<file path="flow/run.sh">
#!/bin/bash
# the make line also repeats each setting of config.mk as NAME=value (left out here)
make -C /OpenROAD-flow-scripts/flow DESIGN_CONFIG=/design/flow/config.mk WORK_HOME=/design/flow/orfs CLKGATE_MAP_FILE= finish
</file>
<file path="flow/config.mk">
export PLATFORM = sky130hd
export DESIGN_NAME = fpadd
export DESIGN_NICKNAME = fpadd
export VERILOG_FILES = /design/flow/design.v
export SDC_FILE = /design/flow/constraint.sdc
export NUM_CORES = 4
export LEC_CHECK = 0
export ABC_AREA = 0
export CAP_MARGIN = 5
export CORE_MARGIN = 2
export CORE_UTILIZATION = 70
export CTS_CLUSTER_SIZE = 36
export GPL_ROUTABILITY_DRIVEN = 0
export HOLD_SLACK_MARGIN = 0.29
export SLEW_MARGIN = 20
export TNS_END_PERCENT = 70
</file>
<file path="flow/constraint.sdc">
create_clock -name core_clock -period 2.88 [get_ports {clk}]
set_input_delay 0.5760 -clock core_clock [delete_from_list [all_inputs] [get_ports {clk}]]
set_output_delay 0.5760 -clock core_clock [all_outputs]
set_load 0.01 [all_outputs]
</file>
<file path="flow/design.v">
module fpadd (
    clk, reset, start,
    a, b,
    sum, 
    done
);
    input clk, reset, start;
    input [31:0] a, b;
    output [31:0] sum;
    output done;
    reg sign_a, sign_b, sign_r;
    reg [7:0] exp_a, exp_b, exp_r;
	reg [25:0] mant_a, mant_b;
    reg [25:0] mant_r;
	reg [31:0] sum;  
	reg done;
    reg [23:0] mant_sum;
    parameter IDLE = 3'b000;
    parameter SIGN = 3'b001;
    parameter SHIFT = 3'b010;
    parameter ADD = 3'b011;
	parameter RESSIGN = 3'b100;
    parameter NORM = 3'b101;
    parameter SEARCH = 3'b110;
	parameter FIN = 3'b111;
    reg[2:0] pres_state;
	always @(posedge clk) begin
	    if(reset) begin
			exp_a <= 0; exp_b <= 0; exp_r <= 0;
			mant_a <= 0; mant_b <= 0; mant_r <= 0;
			sign_a <= 0; sign_b <= 0; sign_r <= 0;
			done <= 0; sum <= 0; mant_sum <= 0;
    	end
    	else if(start) begin
	    	sign_a <= a[31];
	    	sign_b <= b[31];
			exp_a <= a[30:23];
			exp_b <= b[30:23];
			mant_a <= {3'b001, a[22:0]};  
			mant_b <= {3'b001, b[22:0]};  
	    	done <= 0;
	    	pres_state <= IDLE;
	    end
	    else begin
	    	case(pres_state)
			IDLE:  
	    	begin
		    	if ((exp_a == 8'b0) && (mant_a[22:0] == 22'b0 && mant_a[23] == 1'b1)) begin
					sum <= {sign_b, exp_b, mant_b[22:0]};
					done <= 1;
					pres_state <= FIN;
		    	end
	    		else if ((exp_b == 8'b0) && (mant_b[22:0] == 22'b0 && mant_b[23] == 1'b1)) begin
					sum <= {sign_a, exp_a, mant_a[22:0]};
					done <= 1;
					pres_state <= FIN;
		    	end
				else if (exp_a == 8'b11111111) begin
					sum <= {sign_a, exp_a, mant_a[22:0]};
					done <= 1;
					pres_state <= FIN;
				end
				else if (exp_b == 8'b11111111) begin
					sum <= {sign_b, exp_b, mant_b[22:0]};
					done <= 1;
					pres_state <= FIN;
				end
				else begin
					pres_state <= SIGN;
				end
			end	
			SIGN:  
			begin
				if (sign_a) begin
					mant_a <= ~mant_a + 1;
				end	
				if (sign_b) begin
					mant_b <= ~mant_b + 1;
				end	
				pres_state <= SHIFT;
			end
			SHIFT:  
			begin
				if(exp_a > exp_b) begin
					mant_b <= {sign_b, mant_b[25:1]};  
					exp_b <= exp_b + 1;
					exp_r <= exp_a;
				end
				else if(exp_a < exp_b) begin
					mant_a <= {sign_a, mant_a[25:1]};  
					exp_a <= exp_a + 1;
					exp_r <= exp_b;
				end
				else
					exp_r <= exp_a;
				pres_state <= (exp_a == exp_b) ? ADD : pres_state;
			end
			ADD:  
			begin
				mant_r <= mant_a + mant_b;
				pres_state <= RESSIGN;
			end
			RESSIGN:  
			begin
				if (mant_r[25] == 1) begin
					sign_r <= 1;
					mant_r <= -mant_r;
				end else begin
					sign_r <= 0;
				end
				pres_state <= NORM;
			end
			NORM:  
			begin
				if (mant_r == 0) begin
					exp_r <= 0;
					pres_state <= FIN;
				end else if ((mant_r[24] == 0) && (mant_r[23] == 1)) begin
					pres_state <= FIN;
				end else if (mant_r[24] == 1) begin
					mant_r <= mant_r >> 1;
					exp_r  <= exp_r + 1;
					pres_state <= FIN;
				end else
					pres_state <= SEARCH;
			end
			SEARCH:  
			begin
				if(mant_r[23] != 1) begin
					mant_r <= mant_r << 1;
					exp_r  <= exp_r - 1;
					pres_state <= SEARCH;
				end else
					pres_state <= FIN;
			end
			FIN:
			begin
				if (!done) begin
					sum <= {sign_r, exp_r, {mant_r[22:0]}};
					done <= 1;
				end
			end
			endcase
	    end
	end
endmodule
</file>
==> results of run 1 <==
==> repair_timing <==
action                                  CTS  global route
hold buffers                              0             0
cloned                                    0             2
pin swaps                                 0            10
resized                                   1            52
setup buffers                             0             7
endpoints found under the setup margin   16            54
==> layout make-up <==
class                           count  area share, %
Antenna cell                        1         0.0185
Clock buffer                       21           3.41
Clock inverter                     11          0.999
Inverter                           75           2.08
Multi-Input combinational cell   1130           55.1
Sequential cell                   146           21.7
Tap cell                          211           1.95
Timing Repair Buffer              216           14.7
==> routing by layer <==
metal	vias up	global-route usage [%]	wire length, um
met1	6220	61.9	15100
met3	469	14.6	7420
met2	1486	70.7	18200
li1	5770	-	-
met5	-	0	0
met4	0	21.8	3920
==> stage by stage <==
stage          setup TNS, ns  area [sq um]
2_1_floorplan              0         10900
3_3_place_gp               0         12600
3_5_place_dp               0         12600
4_1_cts                    0         13200
5_1_grt                -4.92         13500
6_report               -2.83         13500
==> GITHUB_STEP_SUMMARY, run 1 <==
## Implementation flow summary

| Metric | Value |
|---|---|
| Mapped Cells | `1472` |
| Post-Syn Area per Cell | `7.43 sq um` |
| Worst-Margin Slew | `1.01 ns` |
| Crit path DAT | `3.40 ns` |
| Final wirelength | `44600 um` |
| Worst Setup SP | `mant_b[0]$_SDFFE_PP0P_` |
| Synth top area share | `26.5%` |
| Non-filler cells, final | `1811` |
| Yosys simple share | `~23%` |
| Post-Route Skew | `0.00932 ns` |
| CTS Buf Count | `17` |
| Crit Path Max Fanout | `21` |
| Status | `failed layout checks` |
| Reg area | `between 2000 and 3000 sq um` |
| Clock Power | `approximately 0.0024 W` |
| Complex Gates by Area | `32.2%` |
| Final Critical Period | `just over 3 ns` |
| Yosys warning count | `1` |
| Largest power group | `combinational logic` |
| Prevailing logic family in the synthesized netlist | `AND-OR/OR-AND gates` |
| Synth area leader | `dfxtp_1` |
| Max incr delay on CP | `0.59 ns` |
| # placed instances | `1769` |
| Worst-path cell chain | `inv_2, ha_4, or3b_4, or4_4, nor4_4, buf_4, o41ai_4, a21oi_2, nand2_4, buf_12, o22ai_1` |
| Fin crit share | `107%` |
| Worst-path clk slew | `about 0.060 ns` |
| Fmax | `approximately 330 MHz` |
| First-pass GRT wire length | `a little over 60000 um` |
| CTS sink cnt | `146` |
| Combinational power share | `35.9%` |
| Placed wire-length estimate | `27400 um` |
| Fail Reasons | `setup timing` |
| Commonest flop | `dfxtp_1` |
| TritonCTS clock tree | `yes` |
| CP top delay family | `simple AND/OR/NAND/NOR gates` |
| Internal power | `0.00466 W` |
| Post-Synth XOR/XNOR Area | `between 3 and 4%` |
| Yosys stat area | `10900 sq um` |
| Port Buffers | `around 100` |
| Unrepaired setup endpoints after global routing | `yes` |
| Hold_sp | `sum[4]$_SDFFE_PP0P_` |
| Fp util | `71.7%` |
| Multi-input logic area | `7450 sq um` |
| Synth top cell by count | `dfxtp_1` |
| Sw Pwr | `approximately 0.0028 W` |
| Grt ovf | `0` |
| Clock tree buffer depth | `2` |
| Area growth from synthesis to layout | `23.7%` |
| Cells in synth_stat.txt | `1472` |
| Antenna violations before repair | `1` |
| Max Slew Vio Count | `0` |
| Crit path required time | `3.22 ns` |
| Full die area | `16600 sq um` |
| RR Endpoint | `sum[0]$_SDFFE_PP0P_` |
| Synth area leaders | `dfxtp_1 27%, ha_1 4.8%, a21oi_1 4.8%` |
| DRC | `0` |
| Post-synth regs | `146` |
| Async set or reset register ratio after synthesis | `0%` |
| Worst Setup Start Kind | `flop` |
| Via-to-Cell Ratio | `7.70` |
| Leakage | `5.14 nW` |
| Most frequent cells after synthesis | `145 x dfxtp_1, 129 x nand2_1, 125 x nor2_1, 104 x a21oi_1, 99 x o21ai_0` |
| CP Buf/Inv Count | `3` |
| Worst Hold Slack | `around 0.49 ns` |
| DR iter-0 viols | `3127` |
| WL/cell | `approximately 25 um` |
| Syn nets | `around 1600` |
| ANT nets after route | `0` |
| Reg2Reg Launch Point | `mant_b[0]$_SDFFE_PP0P_` |
| Clk root buf | `clkbuf_16` |
| Power Dens Cells | `550 nW/um^2` |
| CP max stage cell | `or4_4` |
| Setup crit end | `sum[0]$_SDFFE_PP0P_` |
| Pre-CTS setup slack | `0.00765 ns` |
| Count of library flops with an enable pin | `1` |
| Sequential power share | `32.5%` |
| Hold Fails Final Rpt | `0` |
| Core area | `15300 sq um` |
| Worst slew margin | `between 30% and 40%` |
| Adder-cell share of the synthesized area | `4.99%` |
| Pin count of the biggest net entering global routing | `63` |
| Hold Crit Class | `flop to flop` |
| Synth Seq Share | `between 20% and 30%` |
| Hold Path End | `sum[4]$_SDFFE_PP0P_` |
| Worst vdd ir | `~510 uV` |
| Vias in the first global route | `11906` |
| Die W | `129 um` |
| # IOs | `100` |
| Tool warnings | `32` |
| Chip Height | `129 um` |
| Max Cap Viol | `0` |
| Number of fill cells | `768` |
| Finished Core Util | `approximately 89%` |
| Unique cell types | `78` |
| First-pass detailed-route iteration total | `14` |
| Combinational power | `0.00267 W` |
| Mux area share | `2.27%` |
| WP depth | `11` |
| Syn Std Cell Area | `10900 sq um` |
| Flop-to-flop setup slack | `-0.19 ns` |
| Hold Path Depth | `2` |
| Sequential power | `0.00242 W` |
| Worst setup path class | `flop to flop` |
| Worst setup margin | `-0.188 ns` |
| CTS H-tree depth | `4` |
| Reg2Reg Depth | `11` |
| GRT Util Overall | `a little under half` |
| Final setup vio count | `31` |
| Nets | `1696` |
| Num rows | `45` |
| Clk latency late pin | `0.44 ns` |
| Critical Path End Type | `flop` |
| Clock power share | `31.6%` |
| Switching part of the total | `a little under two fifths` |
| Via count | `13945` |
| Tot Pwr | `0.00744 W` |
==> run 2: changes to the inputs <==
- ABC_AREA: 0 -> default
- CAP_MARGIN: 5 -> 20
- CORE_UTILIZATION: 70 -> 72
- CTS_CLUSTER_SIZE: 36 -> default
- GPL_ROUTABILITY_DRIVEN: 0 -> default
- HOLD_SLACK_MARGIN: 0.29 -> default
- PLACE_DENSITY: default -> 0.67
- SETUP_SLACK_MARGIN: default -> 0.99
- TNS_END_PERCENT: 70 -> default
- clock period: 2.88 -> 3.3 ns (I/O delays scaled with it)
==> GITHUB_STEP_SUMMARY, run 2 <==
### Metrics collected by this job

| Metric | Value |
|---|---|
| Status | `aborted with a tool error` |
| Fail Step | `global routing` |
| Tool Error | `[ERROR DPL-0038] Utilization greater than 100%, impossible to legalize` |
| CTS H-tree depth | `4 (unchanged)` |
| Count of library flops with an enable pin | `1 (unchanged)` |
| Yosys warning count | `1 (unchanged)` |
| # IOs | `100 (unchanged)` |
| Syn Std Cell Area | `10900 sq um (unchanged)` |
| Synth area leaders | `dfxtp_1 27%, ha_1 4.8%, a21oi_1 4.8%` |
| CTS Hold Buffers Added | `0 (unchanged)` |
| Clk root buf | `clkbuf_16` |
| Syn nets | `1582 (unchanged)` |
| Chip Height | `127 um (-1.4%)` |
| Post-Syn Area per Cell | `7.43 sq um (unchanged)` |
| Yosys stat area | `10900 sq um (unchanged)` |
| Cells in synth_stat.txt | `1472 (unchanged)` |
| Adder-cell share of the synthesized area | `4.99% (unchanged)` |
| Unique cell types | `78 (unchanged)` |
| Synth area leader | `dfxtp_1` |
| Post-Synth XOR/XNOR Area | `3.92% (unchanged)` |
| Async set or reset register ratio after synthesis | `0% (unchanged)` |
| CTS sink cnt | `146 (unchanged)` |
| Synth top cell by count | `dfxtp_1` |
| Complex Gates by Area | `32.2% (unchanged)` |
| Mux area share | `2.27% (unchanged)` |
| Full die area | `16200 sq um (-2.7%)` |
| Most frequent cells after synthesis | `145 x dfxtp_1, 129 x nand2_1, 125 x nor2_1, 104 x a21oi_1, 99 x o21ai_0` |
| Prevailing logic family in the synthesized netlist | `AND-OR/OR-AND gates` |
| Final Wtd Congestion | `1.00` |
| CTS Buf Count | `17 (unchanged)` |
| Synth Seq Share | `26.8% (unchanged)` |
| Core area | `15000 sq um (-1.5%)` |
| Yosys simple share | `22.6% (unchanged)` |
| Port Buffers | `99 (unchanged)` |
| Placed wire-length estimate | `25500 um (-6.8%)` |
| Num rows | `45 (unchanged)` |
| Post-synth regs | `146 (unchanged)` |
| Synth top area share | `26.5% (unchanged)` |
| Commonest flop | `dfxtp_1` |
| Clock tree buffer depth | `2 (unchanged)` |
| Mapped Cells | `1472 (unchanged)` |
| Die W | `127 um (-1.4%)` |
| Fp util | `72.7% (+1.1 points)` |
[run 2: per-stage QoR]
step	instance area [sq um]	instances	setup slack, ns
CTS	14300	1776	0.464
detailed placement	12100	1681	0.389
floorplan	11100	1472	0.568
global placement	12100	1681	0.504
[run 2: timing repair]
item                       in CTS
setup buffers                  55
setup endpoints to repair     132
resized                       234
gates cloned                    8
pin swaps                      74
==> run 3: changes to the inputs <==
- ABC_AREA: default -> 0
- CAP_MARGIN: 20 -> 5
- CELL_PAD_IN_SITES_DETAIL_PLACEMENT: default -> 2
- CORE_ASPECT_RATIO: default -> 1.45
- CORE_MARGIN: 2 -> 9
- CORE_UTILIZATION: 72 -> 55
- CTS_CLUSTER_SIZE: default -> 20
- GPL_ROUTABILITY_DRIVEN: default -> 1
- PLACE_DENSITY: 0.67 -> default
- PLACE_DENSITY_LB_ADDON: default -> 0.22
- SETUP_SLACK_MARGIN: 0.99 -> default
- TNS_END_PERCENT: default -> 70
- clock period: 3.3 -> 3.11 ns (I/O delays scaled with it)
==> GITHUB_STEP_SUMMARY, run 3 <==
### Metrics collected by this job

| Metric | Value |
|---|---|
| # IOs | `100 (unchanged)` |
| Adder-cell share of the synthesized area | `4.99% (unchanged)` |
| Cells in synth_stat.txt | `1472 (unchanged)` |
| Port Buffers | `99 (unchanged)` |
| Core area | `19400 sq um (+29%)` |
| Count of library flops with an enable pin | `1 (unchanged)` |
| Unique cell types | `78 (unchanged)` |
| Status | `aborted with a tool error` |
| Mux area share | `2.27% (unchanged)` |
| Yosys stat area | `10900 sq um (unchanged)` |
| Synth top area share | `26.5% (unchanged)` |
| Fp util | `56.4% (-16 points)` |
| Post-synth regs | `146 (unchanged)` |
| Post-Syn Area per Cell | `7.43 sq um (unchanged)` |
| Syn nets | `1582 (unchanged)` |
| Mapped Cells | `1472 (unchanged)` |
| Synth area leaders | `dfxtp_1 27%, ha_1 4.8%, a21oi_1 4.8%` |
| Complex Gates by Area | `32.2% (unchanged)` |
| Final Wtd Congestion | `0.982 (-1.9%)` |
| Post-Synth XOR/XNOR Area | `3.92% (unchanged)` |
| Die W | `135 um (+6.2%)` |
| Yosys warning count | `1 (unchanged)` |
| Most frequent cells after synthesis | `145 x dfxtp_1, 129 x nand2_1, 125 x nor2_1, 104 x a21oi_1, 99 x o21ai_0` |
| Synth top cell by count | `dfxtp_1` |
| Synth area leader | `dfxtp_1` |
| Synth Seq Share | `26.8% (unchanged)` |
| Num rows | `61 (+36%)` |
| Chip Height | `188 um (+48%)` |
| Yosys simple share | `22.6% (unchanged)` |
| Full die area | `25400 sq um (+57%)` |
| Tool Error | `[ERROR DPL-0033] detailed placement checks failed during check placement.` |
| Commonest flop | `dfxtp_1` |
| Syn Std Cell Area | `10900 sq um (unchanged)` |
| Async set or reset register ratio after synthesis | `0% (unchanged)` |
| Prevailing logic family in the synthesized netlist | `AND-OR/OR-AND gates` |
| Fail Step | `detailed placement` |
## run 3: through the flow
step / power (W) / setup WS, ns / hold WS, ns
after global placement: 0.00435 / 0.233 / 0.465
after floorplan: 0.00367 / 0.283 / 0.463
==> run 4: changes to the inputs <==
- CAP_MARGIN: 5 -> 20
- CELL_PAD_IN_SITES_DETAIL_PLACEMENT: 2 -> 1
- CORE_ASPECT_RATIO: 1.45 -> 1.08
- CORE_MARGIN: 9 -> 2
- CORE_UTILIZATION: 55 -> 42
- CTS_CLUSTER_DIAMETER: default -> 341
- CTS_CLUSTER_SIZE: 20 -> 41
- GPL_TIMING_DRIVEN: default -> 1
- PLACE_DENSITY: default -> 0.47
- PLACE_DENSITY_LB_ADDON: 0.22 -> default
- TNS_END_PERCENT: 70 -> default
- clock period: 3.11 -> 3.42 ns (I/O delays scaled with it)
==> GITHUB_STEP_SUMMARY, run 4 <==
## Implementation flow summary

| Metric | Value |
|---|---|
| Status | `finished clean` |
| Finished Core Util | `approximately half` |
| Sw Pwr | `around 0.0022 W` |
| WL/cell | `~23 um` |
| Final Cell Area | `13100 sq um` |
| Combinational power | `0.00203 W` |
| Hold Fails Final Rpt | `0` |
| Max Cap Viol | `0` |
| Reg2Reg Launch Point | `mant_b[1]$_SDFFE_PP0P_` |
| CP Buf/Inv Count | `2` |
| Clock power share | `34.4%` |
| Via count | `12099` |
| Nets | `about 1600` |
| CTS sink cnt | `146` |
| Hold Crit Class | `flop to flop` |
| # diodes | `0` |
| Setup crit end | `sum[14]$_SDFFE_PP0P_` |
| Clk root buf | `clkbuf_16` |
| Crit path DAT | `3.44 ns` |
| Switching part of the total | `between 30% and 40%` |
| Syn Std Cell Area | `10900 sq um (unchanged)` |
| Sequential power share | `32.9%` |
| Unrepaired setup endpoints after global routing | `no` |
| Chip Height | `172 um (-8.6%)` |
| CP top delay family | `simple AND/OR/NAND/NOR gates` |
| # IOs | `100 (unchanged)` |
| CTS Hold Buffers Added | `0` |
| Sequential power | `between 0.002 and 0.0025 W` |
| Post-cts sizing count | `0` |
| Fmax | `roughly 320 MHz` |
| Commonest flop | `dfxtp_1` |
| Syn nets | `1582 (unchanged)` |
| TritonCTS clock tree | `yes` |
| Unique cell types | `78 (unchanged)` |
| # placed instances | `1866` |
| Power Dens Cells | `473 nW/um^2` |
| Tool warnings | `31` |
| Worst vdd ir | `260 uV` |
| Crit path required time | `3.76 ns` |
| Most frequent cells after synthesis | `145 x dfxtp_1, 129 x nand2_1, 125 x nor2_1, 104 x a21oi_1, 99 x o21ai_0` |
| Core area | `25600 sq um (+32%)` |
| Synth top cell by count | `dfxtp_1` |
| Clock Power | `roughly 0.0021 W` |
| Final setup vio count | `0` |
| Worst-path cell chain | `inv_1, ha_1, or3b_2, or4_4, nor4_4, o21bai_1, nand2_1, buf_4, o221ai_1, o22ai_1` |
| Placed cell areas | `roughly 12000 sq um` |
| Yosys simple share | `22.6% (unchanged)` |
| Count of library flops with an enable pin | `1 (unchanged)` |
| CP max stage cell | `or4_4` |
| Final Wtd Congestion | `0.878 (-11%)` |
| Hold Path End | `sum[28]$_SDFFE_PP0P_` |
| Synth top area share | `26.5% (unchanged)` |
| Worst Setup SP | `mant_b[1]$_SDFFE_PP0P_` |
| Worst-path clk slew | `approximately 0.07 ns` |
| Flop-to-flop setup slack | `0.33 ns` |
| Fp util | `42.6% (-14 points)` |
| Vias in the first global route | `11658` |
| Setup TNS | `0 ns` |
| Pin count of the biggest net entering global routing | `98` |
| Post-synth regs | `146 (unchanged)` |
| Post-Synth XOR/XNOR Area | `3.92% (unchanged)` |
| ANT nets after route | `0` |
| Die W | `159 um (+18%)` |
| Combinational power share | `32.8%` |
| Via-to-Cell Ratio | `roughly 6.4` |
| Final wirelength | `42900 um` |
| WP depth | `10` |
| CTS Buf Count | `17` |
| Post-Route Skew | `0.0133 ns` |
| First-pass detailed-route iteration total | `5` |
| Reg2Reg Depth | `10` |
| Yosys stat area | `10900 sq um (unchanged)` |
| Worst-Margin Slew | `1.08 ns` |
| Non-filler cells, final | `about 1900` |
| Setup bufs post-CTS | `0` |
| Max Slew Vio Count | `0` |
| Yosys warning count | `1 (unchanged)` |
| Max incr delay on CP | `0.58 ns` |
| Cells in synth_stat.txt | `1472 (unchanged)` |
| Post-Syn Area per Cell | `7.43 sq um (unchanged)` |
| Grt ovf | `0` |
| RR Endpoint | `sum[14]$_SDFFE_PP0P_` |
| Clock tree buffer depth | `2` |
| DRC | `0` |
| CTS H-tree depth | `4` |
| Worst Setup Start Kind | `flop` |
| Leakage | `4.85 nW` |
| Hold_sp | `sum[28]$_SDFFE_PP0P_` |
| Largest power group | `clock` |
| Worst setup path class | `flop to flop` |
| Critical Path End Type | `flop` |
| Clk latency late pin | `~0.44 ns` |
| Area growth from synthesis to layout | `19.6%` |
| Num rows | `61 (unchanged)` |
| Complex Gates by Area | `32.2% (unchanged)` |
| Prevailing logic family in the synthesized netlist | `AND-OR/OR-AND gates` |
| Synth Seq Share | `26.8% (unchanged)` |
| Placed wire-length estimate | `31100 um` |
| Mux area share | `2.27% (unchanged)` |
| Synth area leaders | `dfxtp_1 27%, ha_1 4.8%, a21oi_1 4.8%` |
| Full die area | `27300 sq um (+7.8%)` |
| Async set or reset register ratio after synthesis | `0% (unchanged)` |
| Final Critical Period | `3.09 ns` |
| Hold Path Depth | `2` |
| Mapped Cells | `1472 (unchanged)` |
| Synth area leader | `dfxtp_1` |
| Adder-cell share of the synthesized area | `4.99% (unchanged)` |
| GRT Util Overall | `31.1%` |
| First-pass GRT wire length | `67500 um` |
| DR iter-0 viols | `approximately 1300` |
| Crit Path Max Fanout | `30` |
| Internal power | `0.00394 W` |
| Worst slew margin | `27.8%` |
| Fin crit share | `~90%` |
| Port Buffers | `99 (unchanged)` |
| Antenna violations before repair | `0` |
==> run 4: per-stage QoR <==
stage | total power (W) | hold WS, ns | setup WS [ns]
3_3_place_gp | 0.00399 | 0.469 | 0.514
3_5_place_dp | 0.00403 | 0.469 | 0.416
2_1_floorplan | 0.00334 | 0.463 | 0.593
6_report | 0.00618 | 0.474 | 0.329
4_1_cts | 0.00617 | 0.476 | 0.343
5_1_grt | 0.00649 | 0.505 | 0.176
==> run 4: layout make-up <==
cell class                 instances  area, sq um
multi-input combinational       1130         7210
fill                            3169        12600
clock inverter                    11          176
tap                              346          433
inverter                          75          282
sequential                       146         2940
clock buffer                      21          472
timing repair buffer             169         1570
==> run 4: routing by layer <==
layer	share of wire (%)	wire length [um]	GRT usage, %	vias up
met5	0	0	0	-
met2	44	19000	48.3	400
li1	-	-	-	5662
met4	1.8	789	8.34	0
met1	48	20600	45.3	5990
met3	5.9	2540	4.08	47
==> run 5: changes to the inputs <==
- ABC_AREA: 0 -> 1
- CAP_MARGIN: 20 -> 5
- CELL_PAD_IN_SITES_DETAIL_PLACEMENT: 1 -> default
- CORE_ASPECT_RATIO: 1.08 -> default
- CORE_MARGIN: 2 -> 9
- CORE_UTILIZATION: 42 -> 47
- CTS_CLUSTER_SIZE: 41 -> 98
- GPL_ROUTABILITY_DRIVEN: 1 -> 0
- GPL_TIMING_DRIVEN: 1 -> default
- PLACE_DENSITY: 0.47 -> default
- PLACE_DENSITY_LB_ADDON: default -> 0.22
- TNS_END_PERCENT: default -> 30
- clock period: 3.42 -> 2.17 ns (I/O delays scaled with it)
==> GITHUB_STEP_SUMMARY, run 5 <==
## Implementation flow summary

| Metric | Value |
|---|---|
| Pin count of the biggest net entering global routing | `61 (-38%)` |
| Combinational power | `0.00760 W (+270%)` |
| Async set or reset register ratio after synthesis | `0% (unchanged)` |
| Adder-cell share of the synthesized area | `4.51% (-0.48 points)` |
| ANT nets after route | `0 (unchanged)` |
| Core area | `25300 sq um (-1.5%)` |
| Grt ovf | `0 (unchanged)` |
| Clock Power | `0.00300 W (+41%)` |
| # placed instances | `2551 (+37%)` |
| Fp util | `47.9% (+5.2 points)` |
| First-pass GRT wire length | `72700 um (+7.8%)` |
| # diodes | `0 (unchanged)` |
| Unrepaired setup endpoints after global routing | `yes` |
| Complex Gates by Area | `18.7% (-13 points)` |
| CTS Buf Count | `17 (unchanged)` |
| Post-synth regs | `146 (unchanged)` |
| # IOs | `100 (unchanged)` |
| Flop-to-flop setup slack | `-0.04 ns (-0.37 ns)` |
| Final wirelength | `48500 um (+13%)` |
| Via-to-Cell Ratio | `5.91 (-7.2%)` |
| Die W | `178 um (+12%)` |
| Largest power group | `combinational logic` |
| Clk root buf | `clkbuf_16` |
| Worst slew margin | `65.0% (+37 points)` |
| GRT Util Overall | `28.7% (-2.4 points)` |
| Setup crit end | `mant_r[23]$_SDFFE_PP0P_` |
| Synth top area share | `24.0% (-2.5 points)` |
| Clock power share | `20.9% (-13 points)` |
| Sw Pwr | `0.00681 W (+200%)` |
| Tool warnings | `30 (-3.2%)` |
| RR Endpoint | `mant_r[23]$_SDFFE_PP0P_` |
| Crit path required time | `2.50 ns (-1.26 ns)` |
| Cells in synth_stat.txt | `2067 (+40%)` |
| Most frequent cells after synthesis | `559 x nand2_1, 275 x nor2_1, 219 x inv_1, 190 x nand3_1, 158 x o21ai_0` |
| Syn nets | `2177 (+38%)` |
| Fmax | `451 MHz (+40%)` |
| Yosys warning count | `1 (unchanged)` |
| Switching part of the total | `47.5% (+11 points)` |
| Synth Seq Share | `24.3% (-2.6 points)` |
| Internal power | `0.00753 W (+91%)` |
| Power Dens Cells | `933 nW/um^2 (+97%)` |
| Sequential power | `0.00374 W (+84%)` |
| CP Buf/Inv Count | `0 (-2)` |
| Final Critical Period | `2.21 ns (-0.877 ns)` |
| Post-Route Skew | `0.0153 ns (+0.00198 ns)` |
| Synth top cell by count | `nand2_1` |
| Worst-path clk slew | `0.07 ns (about the same)` |
| Synth area leaders | `dfxtp_1 24%, nand2_1 17%, nor2_1 8.5%` |
| Critical Path End Type | `flop` |
| Worst Setup SP | `mant_b[10]$_SDFFE_PP0P_` |
| First-pass detailed-route iteration total | `6 (+1)` |
| Combinational power share | `53.0% (+20 points)` |
| Non-filler cells, final | `2596 (+37%)` |
| Final setup vio count | `4 (+4)` |
| Mux area share | `0% (-2.3 points)` |
| Hold Path Depth | `1 (-1)` |
| Sequential power share | `26.1% (-6.8 points)` |
| Area growth from synthesis to layout | `27.1%` |
| Max incr delay on CP | `0.44 ns (-0.14 ns)` |
| Fin crit share | `102% (+12 points)` |
| Yosys stat area | `12100 sq um (+11%)` |
| Pre-CTS setup slack | `-0.166 ns (-0.582 ns)` |
| CTS sink cnt | `146 (unchanged)` |
| DR iter-0 viols | `2302 (+81%)` |
| Post-Synth XOR/XNOR Area | `2.82% (-1.1 points)` |
| Most frequent CP cell | `nand2_1` |
| Num rows | `58 (-4.9%)` |
| Yosys simple share | `39.2% (+17 points)` |
| WP depth | `10 (unchanged)` |
| Synth area leader | `dfxtp_1` |
| Hold Crit Class | `input pin to flop` |
| Clk latency late pin | `0.44 ns (about the same)` |
| Antenna violations before repair | `0 (unchanged)` |
| Max Cap Viol | `0 (unchanged)` |
| Count of library flops with an enable pin | `1 (unchanged)` |
| TritonCTS clock tree | `yes` |
| Hold Fails Final Rpt | `0 (unchanged)` |
| Worst-Margin Slew | `0.523 ns (-0.560 ns)` |
| Nets | `2363 (+43%)` |
| Syn Std Cell Area | `12100 sq um (+11%)` |
| Worst setup path class | `flop to flop` |
| Port Buffers | `99 (unchanged)` |
| Status | `failed layout checks` |
| Full die area | `31800 sq um (+16%)` |
| CP top delay family | `simple AND/OR/NAND/NOR gates` |
| Worst vdd ir | `530 uV (+100%)` |
| CP max stage cell | `ha_2` |
| Prevailing logic family in the synthesized netlist | `simple AND/OR/NAND/NOR gates` |
| DRC | `0 (unchanged)` |
| Commonest flop | `dfxtp_1` |
| Placed wire-length estimate | `36200 um (+16%)` |
| Via count | `15349 (+27%)` |
| Worst setup margin | `-0.0450 ns (-0.373 ns)` |
| Crit Path Max Fanout | `5 (-83%)` |
| Hold_sp | `start` |
| CTS Hold Buffers Added | `0 (unchanged)` |
| Vias in the first global route | `13405 (+15%)` |
| Leakage | `7.08 nW (+46%)` |
| Unique cell types | `49 (-37%)` |
| Chip Height | `178 um (+3.9%)` |
| Mapped Cells | `2067 (+40%)` |
| Fail Reasons | `setup timing` |
| Max Slew Vio Count | `0 (unchanged)` |
| Worst-path cell chain | `ha_2, nand2_1, o21ai_0, nand2_1, nand2_1, nand2_1, nand3b_1, nand2_1, nand3_1, a21oi_1` |
| Reg2Reg Depth | `10 (unchanged)` |
| Crit path DAT | `2.54 ns (-0.90 ns)` |
| Worst Setup Start Kind | `flop` |
| WL/cell | `18.7 um (-17%)` |
| Post-Syn Area per Cell | `5.85 sq um (-21%)` |
| Reg2Reg Launch Point | `mant_b[10]$_SDFFE_PP0P_` |
| Clock tree buffer depth | `2 (unchanged)` |
| CTS H-tree depth | `4 (unchanged)` |
[run 5: cell type report]
class	count	area, sq um
clock buffer	20	447
clock inverter	12	120
fill	2429	9880
inverter	226	852
multi-input combinational	1611	8240
sequential	146	2950
tap	330	413
timing repair buffer	250	2350
timing repair inverter	1	7.51
[run 5: timing repair]
| action | CTS | global route |
|---|---|---|
| resized | 12 | 108 |
| pin swaps | 2 | 12 |
| endpoints found under the setup margin | 74 | 107 |
| setup buffers | 3 | 3 |
| cloned | 1 | 6 |
[run 5: through the flow]
stage          TNS (ns)  power (W)  hold slack, ns  cell area [sq um]  utilization, %
2_1_floorplan         0    0.00790           0.428              12100               -
3_3_place_gp      -1.35     0.0104           0.446              14200            56.2
3_5_place_dp      -2.49     0.0105           0.456              14200            56.2
4_1_cts               0     0.0135           0.378              14800            58.7
5_1_grt           -2.84     0.0150           0.382              15400            60.9
6_report        -0.0969     0.0143           0.395              15400            60.9
[run 5: metal layers]
metal	vias to the layer above	wire (um)	GRT usage [%]
met2	1106	20300	43.3
met4	0	2380	12.2
li1	7178	-	-
met1	6851	19500	38.8
met3	214	6270	6.12
met5	-	0	0
==> run 6: changes to the inputs <==
- ABC_AREA: 1 -> 0
- CAP_MARGIN: 5 -> 40
- CORE_ASPECT_RATIO: default -> 0.5
- CORE_UTILIZATION: 47 -> 46
- CTS_CLUSTER_DIAMETER: 341 -> 331
- PLACE_DENSITY_LB_ADDON: 0.22 -> 0.3
- SETUP_SLACK_MARGIN: default -> -0.2
- TNS_END_PERCENT: 30 -> 20
==> GITHUB_STEP_SUMMARY, run 6 <==
## Implementation flow summary

| Metric | Value |
|---|---|
| Placed wire-length estimate | `32800 um (-9.4%)` |
| Complex Gates by Area | `32.2% (+13 points)` |
| DRC | `0 (unchanged)` |
| CP Buf/Inv Count | `2 (+2)` |
| Hold_sp | `sum[17]$_SDFFE_PP0P_` |
| Most frequent cells after synthesis | `145 x dfxtp_1, 129 x nand2_1, 125 x nor2_1, 104 x a21oi_1, 99 x o21ai_0` |
| Sequential power share | `28.7% (+2.6 points)` |
| Vias in the first global route | `13361 (-0.33%)` |
| Combinational power share | `43.1% (-9.9 points)` |
| Leakage | `6.51 nW (-8.1%)` |
| Clk root buf | `clkbuf_16` |
| Worst vdd ir | `520 uV (-1.8%)` |
| Reg2Reg Depth | `10 (unchanged)` |
| Pre-CTS setup slack | `-0.658 ns (-0.492 ns)` |
| Worst-Margin Slew | `0.727 ns (+0.204 ns)` |
| Sequential power | `0.00311 W (-17%)` |
| Max Slew Vio Count | `0 (unchanged)` |
| Prevailing logic family in the synthesized netlist | `AND-OR/OR-AND gates` |
| Post-Syn Area per Cell | `7.43 sq um (+27%)` |
| WP depth | `10 (unchanged)` |
| # diodes | `0 (unchanged)` |
| Max incr delay on CP | `0.55 ns (+0.11 ns)` |
| Post-Route Skew | `0.0133 ns (-0.00205 ns)` |
| Worst-path clk slew | `0.07 ns (about the same)` |
| Via count | `14140 (-7.9%)` |
| Largest power group | `combinational logic` |
| Final Critical Period | `2.81 ns (+0.597 ns)` |
| Grt ovf | `0 (unchanged)` |
| Nets | `1935 (-18%)` |
| Final wirelength | `47100 um (-2.8%)` |
| Post-synth regs | `146 (unchanged)` |
| Synth area leader | `dfxtp_1` |
| Num rows | `39 (-33%)` |
| Syn Std Cell Area | `10900 sq um (-9.6%)` |
| Die W | `236 um (+32%)` |
| Synth area leaders | `dfxtp_1 27%, ha_1 4.8%, a21oi_1 4.8%` |
| Synth top cell by count | `dfxtp_1` |
| ANT nets after route | `0 (unchanged)` |
| Yosys simple share | `22.6% (-17 points)` |
| # IOs | `100 (unchanged)` |
| Non-filler cells, final | `2145 (-17%)` |
| Combinational power | `0.00468 W (-38%)` |
| GRT Util Overall | `29.4% (+0.68 points)` |
| TritonCTS clock tree | `yes` |
| Setup TNS | `-36.72 ns (-36.62 ns)` |
| Switching part of the total | `36.7% (-11 points)` |
| Pin count of the biggest net entering global routing | `83 (+36%)` |
| Hold Path End | `sum[17]$_SDFFE_PP0P_` |
| Worst setup margin | `-0.642 ns (-0.597 ns)` |
| Worst slew margin | `51.5% (-13 points)` |
| DR iter-0 viols | `2686 (+17%)` |
| First-pass detailed-route iteration total | `9 (+3)` |
| Critical Path End Type | `flop` |
| CTS Buf Count | `17 (unchanged)` |
| CTS H-tree depth | `4 (unchanged)` |
| Worst-path cell chain | `inv_2, ha_4, or3b_4, or4_4, nor4_4, o41ai_2, a211o_1, nand2_4, bufbuf_16, o22ai_1` |
| Fin crit share | `130% (+28 points)` |
| CTS sink cnt | `146 (unchanged)` |
| Syn nets | `1582 (-27%)` |
| Post-Synth XOR/XNOR Area | `3.92% (+1.1 points)` |
| Fp util | `47.4% (-0.51 points)` |
| Setup crit end | `sum[6]$_SDFFE_PP0P_` |
| Mapped Cells | `1472 (-29%)` |
| Worst setup path class | `flop to flop` |
| Count of library flops with an enable pin | `1 (unchanged)` |
| Fail Reasons | `setup timing` |
| Final setup vio count | `122 (+118)` |
| Reg2Reg Launch Point | `mant_b[1]$_SDFFE_PP0P_` |
| Clk latency late pin | `0.44 ns (about the same)` |
| Core area | `23100 sq um (-8.6%)` |
| Final Cell Area | `16200 sq um (+5.2%)` |
| # placed instances | `2094 (-18%)` |
| CTS Hold Buffers Added | `0 (unchanged)` |
| Max Cap Viol | `0 (unchanged)` |
| Antenna violations before repair | `0 (unchanged)` |
| Hold Fails Final Rpt | `0 (unchanged)` |
| Async set or reset register ratio after synthesis | `0% (unchanged)` |
| Clock Power | `0.00307 W (+2%)` |
| Worst Setup Start Kind | `flop` |
| Hold Path Depth | `2 (+1)` |
| Via-to-Cell Ratio | `6.59 (+11%)` |
| Unique cell types | `78 (+59%)` |
| Synth Seq Share | `26.8% (+2.6 points)` |
| Unrepaired setup endpoints after global routing | `yes` |
| Tool warnings | `32 (+6.7%)` |
| Clock power share | `28.2% (+7.3 points)` |
| CP top delay family | `simple AND/OR/NAND/NOR gates` |
| Yosys stat area | `10900 sq um (-9.6%)` |
| WL/cell | `22.0 um (+18%)` |
| Crit path required time | `2.49 ns (about the same)` |
| Chip Height | `127 um (-29%)` |
| Status | `failed layout checks` |
| Worst Setup SP | `mant_b[1]$_SDFFE_PP0P_` |
| Power Dens Cells | `671 nW/um^2 (-28%)` |
| Crit path DAT | `3.13 ns (+0.59 ns)` |
| Crit Path Max Fanout | `6 (+1)` |
| Sw Pwr | `0.00398 W (-42%)` |
| Hold Crit Class | `flop to flop` |
| Fmax | `356 MHz (-21%)` |
| Full die area | `30000 sq um (-5.8%)` |
| CP max stage cell | `or4_4` |
| Yosys warning count | `1 (unchanged)` |
| Synth top area share | `26.5% (+2.5 points)` |
| Internal power | `0.00687 W (-8.7%)` |
| Clock tree buffer depth | `2 (unchanged)` |
| Port Buffers | `99 (unchanged)` |
| Commonest flop | `dfxtp_1` |
| Flop-to-flop setup slack | `-0.64 ns (-0.60 ns)` |
| Adder-cell share of the synthesized area | `4.99% (+0.48 points)` |
| First-pass GRT wire length | `72000 um (-0.97%)` |
| RR Endpoint | `sum[6]$_SDFFE_PP0P_` |
| Mux area share | `2.27% (+2.3 points)` |
| Placed cell areas | `14500 sq um (+2.3%)` |
| Area growth from synthesis to layout | `48.0%` |
| Cells in synth_stat.txt | `1472 (-29%)` |
-- run 6: routing by layer --
layer	wire length, um	vias to the layer above	global-route usage (%)
li1	-	6252	-
met1	17900	6578	36.5
met2	20800	1068	46.9
met3	6090	242	8.13
met4	2350	0	14.2
met5	0	-	0
-- run 6: through the flow --
stage / total power (W) / hold slack [ns] / util (%)
5_1_grt: 0.0112 / 0.502 / 70.1
6_report: 0.0109 / 0.481 / 70.1
3_5_place_dp: 0.00716 / 0.471 / 62.9
3_3_place_gp: 0.00704 / 0.467 / 62.9
2_1_floorplan: 0.00528 / 0.463 / -
4_1_cts: 0.0104 / 0.479 / 68.3
-- run 6: final cells by class --
type / count / area, sq um
clock inverters: 8 / 103
fillers: 1638 / 6900
repair buffers: 455 / 4020
multi-input cells: 1130 / 7960
flip-flops and latches: 146 / 2960
inverters: 75 / 282
clock buffers: 24 / 483
well taps: 307 / 384
-- run 6: repair_timing --
action	CTS	global route
setup buffers	12	8
cloned	5	0
endpoints found under the setup margin	98	122
pin swaps	29	28
gates resized	105	93
==> run 7: changes to the inputs <==
- ABC_AREA: 0 -> default
- CAP_MARGIN: 40 -> 20
- CELL_PAD_IN_SITES_DETAIL_PLACEMENT: default -> 1
- CORE_ASPECT_RATIO: 0.5 -> default
- CORE_MARGIN: 9 -> 2
- CORE_UTILIZATION: 46 -> 40
- CTS_CLUSTER_DIAMETER: 331 -> 393
- CTS_CLUSTER_SIZE: 98 -> default
- GPL_ROUTABILITY_DRIVEN: 0 -> default
- MIN_ROUTING_LAYER: default -> met2
- PLACE_DENSITY: default -> 0.46
- PLACE_DENSITY_LB_ADDON: 0.3 -> default
- SETUP_SLACK_MARGIN: -0.2 -> 1.02
- TNS_END_PERCENT: 20 -> default
- clock period: 2.17 -> 5.0 ns (I/O delays scaled with it)
==> GITHUB_STEP_SUMMARY, run 7 <==
## Implementation flow summary

| Metric | Value |
|---|---|
| Status | `finished clean` |
| Final wirelength | `45200 um (-4.0%)` |
| Adder-cell share of the synthesized area | `4.99% (unchanged)` |
| Grt ovf | `0 (unchanged)` |
| Worst-path cell chain | `or3_1, nor2_1, nor4b_1, and2_1, buf_4, o21ai_0, a22oi_1, nor2_1` |
| Commonest flop | `dfxtp_1` |
| Hold_sp | `sum[4]$_SDFFE_PP0P_` |
| Worst Setup Start Kind | `flop` |
| Leakage | `4.53 nW (-30%)` |
| Crit path DAT | `3.87 ns (+0.74 ns)` |
| Internal power | `0.00241 W (-65%)` |
| Via count | `16353 (+16%)` |
| Count of library flops with an enable pin | `1 (unchanged)` |
| DR iter-0 viols | `3397 (+26%)` |
| Hold Path End | `sum[4]$_SDFFE_PP0P_` |
| Synth top cell by count | `dfxtp_1` |
| Clk latency late pin | `0.45 ns (about the same)` |
| Area growth from synthesis to layout | `14.9%` |
| Pre-CTS setup slack | `1.52 ns (+2.17 ns)` |
| Worst setup margin | `1.44 ns (+2.08 ns)` |
| Tot Pwr | `0.00410 W (-62%)` |
| Via-to-Cell Ratio | `8.85 (+34%)` |
| CTS Buf Count | `17 (unchanged)` |
| Synth area leaders | `dfxtp_1 27%, ha_1 4.8%, a21oi_1 4.8%` |
| Final setup vio count | `0 (-100%)` |
| Clock tree buffer depth | `2 (unchanged)` |
| Setup TNS | `0 ns (+36.72 ns)` |
| CP max stage cell | `nor4b_1` |
| Post-synth regs | `146 (unchanged)` |
| RR Endpoint | `mant_r[7]$_SDFFE_PP0P_` |
| Worst Hold Slack | `0.474 ns (-0.00779 ns)` |
| Worst-path clk slew | `0.08 ns (about the same)` |
| Fmax | `281 MHz (-21%)` |
| Sequential power share | `35.6% (+6.9 points)` |
| Clock Power | `0.00132 W (-57%)` |
| CP Buf/Inv Count | `1 (-1)` |
| Worst vdd ir | `210 uV (-60%)` |
| Nets | `1602 (-17%)` |
| Clock power share | `32.1% (+3.9 points)` |
| Sw Pwr | `0.00169 W (-58%)` |
| Post-Route Skew | `0.0161 ns (+0.00284 ns)` |
| Clk root buf | `clkbuf_16` |
| Largest power group | `registers` |
| Synth Seq Share | `26.8% (unchanged)` |
| # IOs | `100 (unchanged)` |
| Final Critical Period | `3.56 ns (+0.753 ns)` |
| Complex Gates by Area | `32.2% (unchanged)` |
| Syn nets | `1582 (unchanged)` |
| Port Buffers | `99 (unchanged)` |
| Most frequent cells after synthesis | `145 x dfxtp_1, 129 x nand2_1, 125 x nor2_1, 104 x a21oi_1, 99 x o21ai_0` |
| Hold Crit Class | `flop to flop` |
| First-pass detailed-route iteration total | `12 (+3)` |
| Placed wire-length estimate | `31400 um (-4.1%)` |
| Syn Std Cell Area | `10900 sq um (unchanged)` |
| Yosys warning count | `1 (unchanged)` |
| Pin count of the biggest net entering global routing | `87 (+4.8%)` |
| Fp util | `40.7% (-6.7 points)` |
| First-pass GRT wire length | `69200 um (-3.9%)` |
| Die W | `169 um (-28%)` |
| Power Dens Cells | `326 nW/um^2 (-51%)` |
| CTS Hold Buffers Added | `0 (unchanged)` |
| Unique cell types | `78 (unchanged)` |
| WL/cell | `24.5 um (+11%)` |
| Most frequent CP cell | `nor2_1` |
| Sequential power | `0.00146 W (-53%)` |
| Max Cap Viol | `0 (unchanged)` |
| Critical Path End Type | `flop` |
| Core area | `26900 sq um (+16%)` |
| Max Slew Vio Count | `0 (unchanged)` |
| Post-Synth XOR/XNOR Area | `3.92% (unchanged)` |
| Switching part of the total | `41.2% (+4.6 points)` |
| Synth area leader | `dfxtp_1` |
| DRC | `0 (unchanged)` |
| Prevailing logic family in the synthesized netlist | `AND-OR/OR-AND gates` |
| CP top delay family | `simple AND/OR/NAND/NOR gates` |
| Setup bufs post-CTS | `0 (-12)` |
| Hold Fails Final Rpt | `0 (unchanged)` |
| Post-Syn Area per Cell | `7.43 sq um (unchanged)` |
| CTS sink cnt | `146 (unchanged)` |
| Worst slew margin | `25.6% (-26 points)` |
| Yosys stat area | `10900 sq um (unchanged)` |
| Vias in the first global route | `17670 (+32%)` |
| Full die area | `28700 sq um (-4.4%)` |
| WP depth | `8 (-2)` |
| Combinational power | `0.00132 W (-72%)` |
| Flop-to-flop setup slack | `1.44 ns (+2.08 ns)` |
| ANT nets after route | `0 (unchanged)` |
| CTS H-tree depth | `4 (unchanged)` |
| Reg2Reg Launch Point | `pres_state[3]$_DFF_P_` |
| Max incr delay on CP | `0.78 ns (+0.23 ns)` |
| Post-cts sizing count | `0 (-100%)` |
| Crit path required time | `5.31 ns (+2.82 ns)` |
| Unrepaired setup endpoints after global routing | `no` |
| Number of fill cells | `3326 (+100%)` |
| Async set or reset register ratio after synthesis | `0% (unchanged)` |
| Mux area share | `2.27% (unchanged)` |
| Fin crit share | `71.3% (-58 points)` |
| Num rows | `60 (+54%)` |
| Cells in synth_stat.txt | `1472 (unchanged)` |
| Worst-Margin Slew | `1.12 ns (+0.389 ns)` |
| Setup crit end | `mant_r[7]$_SDFFE_PP0P_` |
| Chip Height | `169 um (+33%)` |
| Finished Core Util | `46.8% (-23 points)` |
| Worst setup path class | `flop to flop` |
| Mapped Cells | `1472 (unchanged)` |
| Crit Path Max Fanout | `18 (+12)` |
| TritonCTS clock tree | `yes` |
| Antenna violations before repair | `0 (unchanged)` |
| Reg2Reg Depth | `8 (-2)` |
| Hold Path Depth | `2 (unchanged)` |
| Final Wtd Congestion | `around 0.91` |
| Tool warnings | `31 (-3.1%)` |
| Yosys simple share | `22.6% (unchanged)` |
| Combinational power share | `32.2% (-11 points)` |
| GRT Util Overall | `47.4% (+18 points)` |
| Worst Setup SP | `pres_state[3]$_DFF_P_` |
| Synth top area share | `26.5% (unchanged)` |
[run 7: final cells by class]
cell class              instances  area, sq um  share of cell area, %
diodes                          2         5.00                 0.0398
clock buffers                  17          425                   3.38
clock inverters                15          124                  0.986
inverters                      75          282                   2.24
multi-input cells            1130         7210                   57.4
flip-flops and latches        146         2940                   23.4
well taps                     341          427                   3.39
repair buffers                122         1160                   9.20
[run 7: routing by layer]
| layer | wire, um | track usage, % | vias up |
|---|---|---|---|
| met5 | 747 | 29.2 | - |
| met4 | 3790 | 8.47 | 32 |
| met3 | 19700 | 65.6 | 526 |
| met2 | 21000 | 53.9 | 4730 |
| met1 | 0 | - | 5534 |
| li1 | - | - | 5531 |
[run 7: through the flow]
| stage | cells | area (sq um) |
|---|---|---|
| floorplan | 1472 | 10900 |
| global placement | 1814 | 12000 |
| detailed placement | 1814 | 12000 |
| CTS | 1846 | 12600 |
| global route | 1846 | 12600 |
| finish | 1848 | 12600 |
==> run 8: changes to the inputs <==
- CELL_PAD_IN_SITES_DETAIL_PLACEMENT: 1 -> default
- CORE_UTILIZATION: 40 -> 68
- CTS_CLUSTER_DIAMETER: 393 -> default
- MIN_ROUTING_LAYER: met2 -> default
- PLACE_DENSITY: 0.46 -> default
- SETUP_SLACK_MARGIN: 1.02 -> default
- clock period: 5.0 -> 3.06 ns (I/O delays scaled with it)
==> GITHUB_STEP_SUMMARY, run 8 <==
## Implementation flow summary

| Metric | Value |
|---|---|
| WP depth | `11 (+3)` |
| Worst Setup SP | `mant_b[0]$_SDFFE_PP0P_` |
| Hold Crit Class | `flop to flop` |
| # IOs | `100 (unchanged)` |
| Chip Height | `131 um (-23%)` |
| Synth top cell by count | `dfxtp_1` |
| Critical Path End Type | `flop` |
| Final setup vio count | `0 (unchanged)` |
| Syn Std Cell Area | `10900 sq um (unchanged)` |
| Die W | `131 um (-23%)` |
| Hold Path End | `sum[23]$_SDFFE_PP0P_` |
| WL/cell | `21.2 um (-14%)` |
| DR iter-0 viols | `2182 (-36%)` |
| TritonCTS clock tree | `yes` |
| Hold Fails Final Rpt | `0 (unchanged)` |
| CP Buf/Inv Count | `3 (+2)` |
| Synth area leader | `dfxtp_1` |
| Top layer in use | `met4` |
| Hold Path Depth | `2 (unchanged)` |
| Reg2Reg Launch Point | `mant_b[0]$_SDFFE_PP0P_` |
| Yosys stat area | `10900 sq um (unchanged)` |
| Synth area leaders | `dfxtp_1 27%, ha_1 4.8%, a21oi_1 4.8%` |
| Nets | `1655 (+3.3%)` |
| Switching part of the total | `35.4% (-5.9 points)` |
| Final wirelength | `37600 um (-17%)` |
| Clock Power | `0.00229 W (+73%)` |
| ANT nets after route | `0 (unchanged)` |
| Clk latency late pin | `0.44 ns (about the same)` |
| Count of library flops with an enable pin | `1 (unchanged)` |
| Pin count of the biggest net entering global routing | `76 (-13%)` |
| Setup TNS | `0 ns (unchanged)` |
| Fmax | `337 MHz (+20%)` |
| Post-Synth XOR/XNOR Area | `3.92% (unchanged)` |
| Worst-path clk slew | `0.07 ns (about the same)` |
| Fin crit share | `96.9% (+26 points)` |
| Reg2Reg Depth | `11 (+3)` |
| DR WL met2 | `16100 um (-23%)` |
| Worst Hold Slack | `0.477 ns (+0.00353 ns)` |
| Post-Route Skew | `0.0122 ns (-0.00387 ns)` |
| Adder-cell share of the synthesized area | `4.99% (unchanged)` |
| Status | `finished clean` |
| Crit path required time | `3.38 ns (-1.93 ns)` |
| Most frequent cells after synthesis | `145 x dfxtp_1, 129 x nand2_1, 125 x nor2_1, 104 x a21oi_1, 99 x o21ai_0` |
| Largest power group | `clock` |
| Vias in the first global route | `10812 (-39%)` |
| GRT Util Overall | `42.2% (-5.2 points)` |
| Max incr delay on CP | `0.60 ns (-0.18 ns)` |
| Port Buffers | `99 (unchanged)` |
| Sequential power | `0.00228 W (+56%)` |
| Worst-path cell chain | `inv_1, ha_1, or3b_4, or4_4, nor4_4, buf_4, o41ai_2, a211o_1, nand2_2, clkbuf_16, o22ai_1` |
| Leakage | `4.88 nW (+7.8%)` |
| Hold_sp | `sum[23]$_SDFFE_PP0P_` |
| Fp util | `69.1% (+28 points)` |
| Prevailing logic family in the synthesized netlist | `AND-OR/OR-AND gates` |
| Worst Setup Start Kind | `flop` |
| Flop-to-flop setup slack | `0.1 ns (-1.34 ns)` |
| Power Dens Cells | `525 nW/um^2 (+61%)` |
| # diodes | `0 (-2)` |
| Setup crit end | `sum[31]$_SDFFE_PP0P_` |
| Clk root buf | `clkbuf_16` |
| Crit path DAT | `3.28 ns (-0.59 ns)` |
| Unrepaired setup endpoints after global routing | `no` |
| Via count | `12628 (-23%)` |
| Placed wire-length estimate | `25900 um (-18%)` |
| Post-Syn Area per Cell | `7.43 sq um (unchanged)` |
| Final Wtd Congestion | `0.973 (+7.2%)` |
| Post-synth regs | `146 (unchanged)` |
| Non-filler cells, final | `1774 (-4.0%)` |
| CTS H-tree depth | `4 (unchanged)` |
| Clock power share | `33.6% (+1.5 points)` |
| Antenna violations before repair | `0 (unchanged)` |
| First-pass detailed-route iteration total | `7 (-5)` |
| # placed instances | `1739 (-4.1%)` |
| Yosys simple share | `22.6% (unchanged)` |
| Sw Pwr | `0.00242 W (+43%)` |
| DRC | `0 (unchanged)` |
| First-pass GRT wire length | `56500 um (-18%)` |
| Synth top area share | `26.5% (unchanged)` |
| Combinational power | `0.00225 W (+70%)` |
| Worst vdd ir | `454 uV (+120%)` |
| Area growth from synthesis to layout | `18.9%` |
| Clock tree buffer depth | `2 (unchanged)` |
| Via-to-Cell Ratio | `7.12 (-20%)` |
| Max Cap Viol | `0 (unchanged)` |
| Worst setup path class | `flop to flop` |
| Met1 WL | `14900 um (+14900 um)` |
| RR Endpoint | `sum[31]$_SDFFE_PP0P_` |
| CP max stage cell | `or4_4` |
| Full die area | `17100 sq um (-40%)` |
| Complex Gates by Area | `32.2% (unchanged)` |
| Cells in synth_stat.txt | `1472 (unchanged)` |
| Tool warnings | `31 (unchanged)` |
| Core area | `15800 sq um (-41%)` |
| Combinational power share | `33.0% (+0.8 points)` |
| Final Critical Period | `2.96 ns (-0.601 ns)` |
| Async set or reset register ratio after synthesis | `0% (unchanged)` |
| Mux area share | `2.27% (unchanged)` |
| Commonest flop | `dfxtp_1` |
| CTS sink cnt | `146 (unchanged)` |
| CTS Buf Count | `17 (unchanged)` |
| Met3 wire length | `5160 um (-74%)` |
| Yosys warning count | `1 (unchanged)` |
| Synth Seq Share | `26.8% (unchanged)` |
| Max Slew Vio Count | `0 (unchanged)` |
| Internal power | `0.00441 W (+83%)` |
| Num rows | `46 (-23%)` |
| Unique cell types | `78 (unchanged)` |
| Sequential power share | `33.4% (-2.2 points)` |
| Mapped Cells | `1472 (unchanged)` |
| Grt ovf | `0 (unchanged)` |
| Crit Path Max Fanout | `15 (-3)` |
| CP top delay family | `simple AND/OR/NAND/NOR gates` |
| Syn nets | `1582 (unchanged)` |
| Worst-Margin Slew | `0.946 ns (-0.170 ns)` |
| Worst slew margin | `36.7% (+11 points)` |
-- run 8: layer usage --
layer	global-route usage (%)	vias up
met5	0	-
met4	17.0	0
met3	9.57	128
met2	62.5	981
met1	59.4	5821
li1	-	5698
-- run 8: final cells by class --
type                       count  area (sq um)
multi-input combinational   1130          7250
sequential                   146          2940
fill                        1074          2830
timing repair buffer         175          1630
clock buffer                  24           482
inverter                      75           282
tap                          216           270
clock inverter                 8           149
-- run 8: timing repair --
item / in CTS / in global routing
endpoints found under the setup margin: 0 / 33
buffers inserted: 0 / 2
resized: 0 / 10
hold buffers: 0 / 0
-- run 8: through the flow --
stage	utilization [%]	setup slack, ns	power [W]	area [sq um]
finish	82.1	0.0962	0.00683	13000
global placement	77.6	0.184	0.00438	12300
CTS	81.6	0.0254	0.00671	12900
floorplan	-	0.233	0.00373	10900
global route	82.1	0.0144	0.00708	13000
detailed placement	77.6	0.0810	0.00443	12300
==> run 9: changes to the inputs <==
- ABC_AREA: default -> 0
- CORE_UTILIZATION: 68 -> 70
- CTS_CLUSTER_SIZE: default -> 23
- clock period: 3.06 -> 2.35 ns (I/O delays scaled with it)
==> GITHUB_STEP_SUMMARY, run 9 <==
### Metrics collected by this job

| Metric | Value |
|---|---|
| Post-Synth XOR/XNOR Area | `3.92% (unchanged)` |
| Yosys stat area | `10900 sq um (unchanged)` |
| Pre-CTS setup slack | `-0.355 ns (-0.436 ns)` |
| Mapped Cells | `1472 (unchanged)` |
| Syn nets | `1582 (unchanged)` |
| Num rows | `45 (-2.2%)` |
| Fp util | `71.7% (+2.6 points)` |
| Synth top area share | `26.5% (unchanged)` |
| Placed wire-length estimate | `31700 um (+22%)` |
| Post-synth regs | `146 (unchanged)` |
| Die W | `129 um (-1.4%)` |
| # IOs | `100 (unchanged)` |
| Full die area | `16600 sq um (-2.8%)` |
| Async set or reset register ratio after synthesis | `0% (unchanged)` |
| Adder-cell share of the synthesized area | `4.99% (unchanged)` |
| Most frequent cells after synthesis | `145 x dfxtp_1, 129 x nand2_1, 125 x nor2_1, 104 x a21oi_1, 99 x o21ai_0` |
| Mux area share | `2.27% (unchanged)` |
| Syn Std Cell Area | `10900 sq um (unchanged)` |
| Tool Error | `[ERROR DPL-0038] Utilization greater than 100%, impossible to legalize` |
| Yosys simple share | `22.6% (unchanged)` |
| Post-Syn Area per Cell | `7.43 sq um (unchanged)` |
| Fail Step | `clock tree synthesis` |
| Commonest flop | `dfxtp_1` |
| Yosys warning count | `1 (unchanged)` |
| Port Buffers | `99 (unchanged)` |
| Unique cell types | `78 (unchanged)` |
| Count of library flops with an enable pin | `1 (unchanged)` |
| Chip Height | `129 um (-1.4%)` |
| Final Wtd Congestion | `0.994 (+2.2%)` |
| Core area | `15300 sq um (-3.6%)` |
| Synth area leader | `dfxtp_1` |
| Prevailing logic family in the synthesized netlist | `AND-OR/OR-AND gates` |
| Status | `aborted with a tool error` |
| Complex Gates by Area | `32.2% (unchanged)` |
| # placed instances | `1912 (+9.9%)` |
| Synth Seq Share | `26.8% (unchanged)` |
| Synth area leaders | `dfxtp_1 27%, ha_1 4.8%, a21oi_1 4.8%` |
| Synth top cell by count | `dfxtp_1` |
| Cells in synth_stat.txt | `1472 (unchanged)` |
==> run 9: per-stage QoR <==
step	TNS (ns)	area, sq um
detailed placement	-15.23	13700
global placement	-9.37	13700
floorplan	-12.15	11100
==> run 10: changes to the inputs <==
- CAP_MARGIN: 20 -> 5
- CTS_CLUSTER_DIAMETER: default -> 44
- CTS_CLUSTER_SIZE: 23 -> 20
- GPL_ROUTABILITY_DRIVEN: default -> 0
- PLACE_DENSITY_LB_ADDON: default -> 0.01
- SETUP_SLACK_MARGIN: default -> 0.83
- TNS_END_PERCENT: default -> 70
- clock period: 2.35 -> 3.34 ns (I/O delays scaled with it)
==> GITHUB_STEP_SUMMARY, run 10 <==
### Metrics collected by this job

| Metric | Value |
|---|---|
| Full die area | `16600 sq um (unchanged)` |
| Yosys stat area | `10900 sq um (unchanged)` |
| Async set or reset register ratio after synthesis | `0% (unchanged)` |
| Placed wire-length estimate | `25800 um (-19%)` |
| Clock tree buffer depth | `2` |
| Grt ovf | `3` |
| Status | `aborted with a tool error` |
| Synth area leader | `dfxtp_1` |
| CTS H-tree depth | `4` |
| CTS Buf Count | `17` |
| Synth top cell by count | `dfxtp_1` |
| Most frequent cells after synthesis | `145 x dfxtp_1, 129 x nand2_1, 125 x nor2_1, 104 x a21oi_1, 99 x o21ai_0` |
| Post-Syn Area per Cell | `7.43 sq um (unchanged)` |
| Syn nets | `1582 (unchanged)` |
| Die W | `129 um (unchanged)` |
| CTS sink cnt | `146` |
| Complex Gates by Area | `32.2% (unchanged)` |
| Yosys simple share | `22.6% (unchanged)` |
| Post-Synth XOR/XNOR Area | `3.92% (unchanged)` |
| Syn Std Cell Area | `10900 sq um (unchanged)` |
| Placed cell areas | `12100 sq um (-12%)` |
| Tool Error | `[ERROR GRT-0232] Routing congestion too high. Check the congestion heatmap in the GUI.` |
| Count of library flops with an enable pin | `1 (unchanged)` |
| Unique cell types | `78 (unchanged)` |
| Synth area leaders | `dfxtp_1 27%, ha_1 4.8%, a21oi_1 4.8%` |
| Yosys warning count | `1 (unchanged)` |
| Post-synth regs | `146 (unchanged)` |
| Num rows | `45 (unchanged)` |
| Chip Height | `129 um (unchanged)` |
| Mux area share | `2.27% (unchanged)` |
| Synth top area share | `26.5% (unchanged)` |
| Adder-cell share of the synthesized area | `4.99% (unchanged)` |
| Clk root buf | `clkbuf_16` |
| Synth Seq Share | `26.8% (unchanged)` |
| Port Buffers | `99 (unchanged)` |
| Commonest flop | `dfxtp_1` |
| Core area | `15300 sq um (unchanged)` |
| Fail Step | `global routing` |
| # IOs | `100 (unchanged)` |
| GRT Util Overall | `76.6%` |
| Fp util | `71.7% (unchanged)` |
| Cells in synth_stat.txt | `1472 (unchanged)` |
| Mapped Cells | `1472 (unchanged)` |
| Prevailing logic family in the synthesized netlist | `AND-OR/OR-AND gates` |
## run 10: timing repair
action,in CTS
gates cloned,4
gates resized,127
pin swaps,40
endpoints found under the hold margin,0
endpoints found under the setup margin,116
hold buffers,0
buffers inserted,28
## run 10: routing by layer
layer,GRT usage (%),GRT overflow
met4,71.7,1
met1,80.3,0
met5,25.3,0
met2,91.4,2
met3,61.5,0
## run 10: per-stage QoR
step           worst slack [ns]  std cells  power [W]  util (%)
4_1_cts                   0.414       1783    0.00623      88.5
3_5_place_dp              0.351       1719    0.00401      79.5
2_1_floorplan             0.608       1472    0.00343         -
3_3_place_gp              0.410       1719    0.00396      79.5
==> run 11: changes to the inputs <==
- CORE_MARGIN: 2 -> 9
- CORE_UTILIZATION: 70 -> 55
- CTS_CLUSTER_DIAMETER: 44 -> 368
- CTS_CLUSTER_SIZE: 20 -> 100
- PLACE_DENSITY_LB_ADDON: 0.01 -> 0.22
- SETUP_SLACK_MARGIN: 0.83 -> 0.62
- clock period: 3.34 -> 2.17 ns (I/O delays scaled with it)
==> GITHUB_STEP_SUMMARY, run 11 <==
### Metrics collected by this job

| Metric | Value |
|---|---|
| Mux area share | `2.27% (unchanged)` |
| Yosys stat area | `10900 sq um (unchanged)` |
| Mapped Cells | `1472 (unchanged)` |
| Adder-cell share of the synthesized area | `4.99% (unchanged)` |
| Post-synth regs | `146 (unchanged)` |
| # placed instances | `2029 (+18%)` |
| Placed cell areas | `14900 sq um (+23%)` |
| Prevailing logic family in the synthesized netlist | `AND-OR/OR-AND gates` |
| Chip Height | `159 um (+23%)` |
| Post-Syn Area per Cell | `7.43 sq um (unchanged)` |
| Core area | `19500 sq um (+28%)` |
| Num rows | `51 (+13%)` |
| Clock tree buffer depth | `2 (unchanged)` |
| Synth area leader | `dfxtp_1` |
| Synth top cell by count | `dfxtp_1` |
| CTS Buf Count | `17 (unchanged)` |
| CTS Hold Buffers Added | `0 (unchanged)` |
| Count of library flops with an enable pin | `1 (unchanged)` |
| Yosys simple share | `22.6% (unchanged)` |
| Port Buffers | `99 (unchanged)` |
| # IOs | `100 (unchanged)` |
| CTS sink cnt | `146 (unchanged)` |
| Complex Gates by Area | `32.2% (unchanged)` |
| CTS H-tree depth | `4 (unchanged)` |
| Fp util | `56.0% (-16 points)` |
| Async set or reset register ratio after synthesis | `0% (unchanged)` |
| Synth Seq Share | `26.8% (unchanged)` |
| Post-Synth XOR/XNOR Area | `3.92% (unchanged)` |
| Commonest flop | `dfxtp_1` |
| Fail Step | `global routing` |
| Synth top area share | `26.5% (unchanged)` |
| Syn nets | `1582 (unchanged)` |
| Synth area leaders | `dfxtp_1 27%, ha_1 4.8%, a21oi_1 4.8%` |
| Full die area | `25300 sq um (+52%)` |
| Clk root buf | `clkbuf_16` |
| Cells in synth_stat.txt | `1472 (unchanged)` |
| Status | `aborted with a tool error` |
| Yosys warning count | `1 (unchanged)` |
| Unique cell types | `78 (unchanged)` |
| Syn Std Cell Area | `10900 sq um (unchanged)` |
| Placed wire-length estimate | `32000 um (+24%)` |
| Die W | `159 um (+23%)` |
| Most frequent cells after synthesis | `145 x dfxtp_1, 129 x nand2_1, 125 x nor2_1, 104 x a21oi_1, 99 x o21ai_0` |
==> run 11: stage by stage <==
step	setup slack (ns)	total power, W
floorplan	-0.562	0.00568
global placement	-0.491	0.00723
detailed placement	-0.564	0.00737
CTS	-0.553	0.0113
==> run 11: repair_timing <==
| action | CTS |
|---|---|
| endpoints found under the setup margin | 172 |
| hold endpoints to repair | 0 |
| buffers inserted | 46 |
| pin swaps | 145 |
| cloned | 7 |
| gates resized | 246 |
Power is estimated from default activity; no workload was simulated.
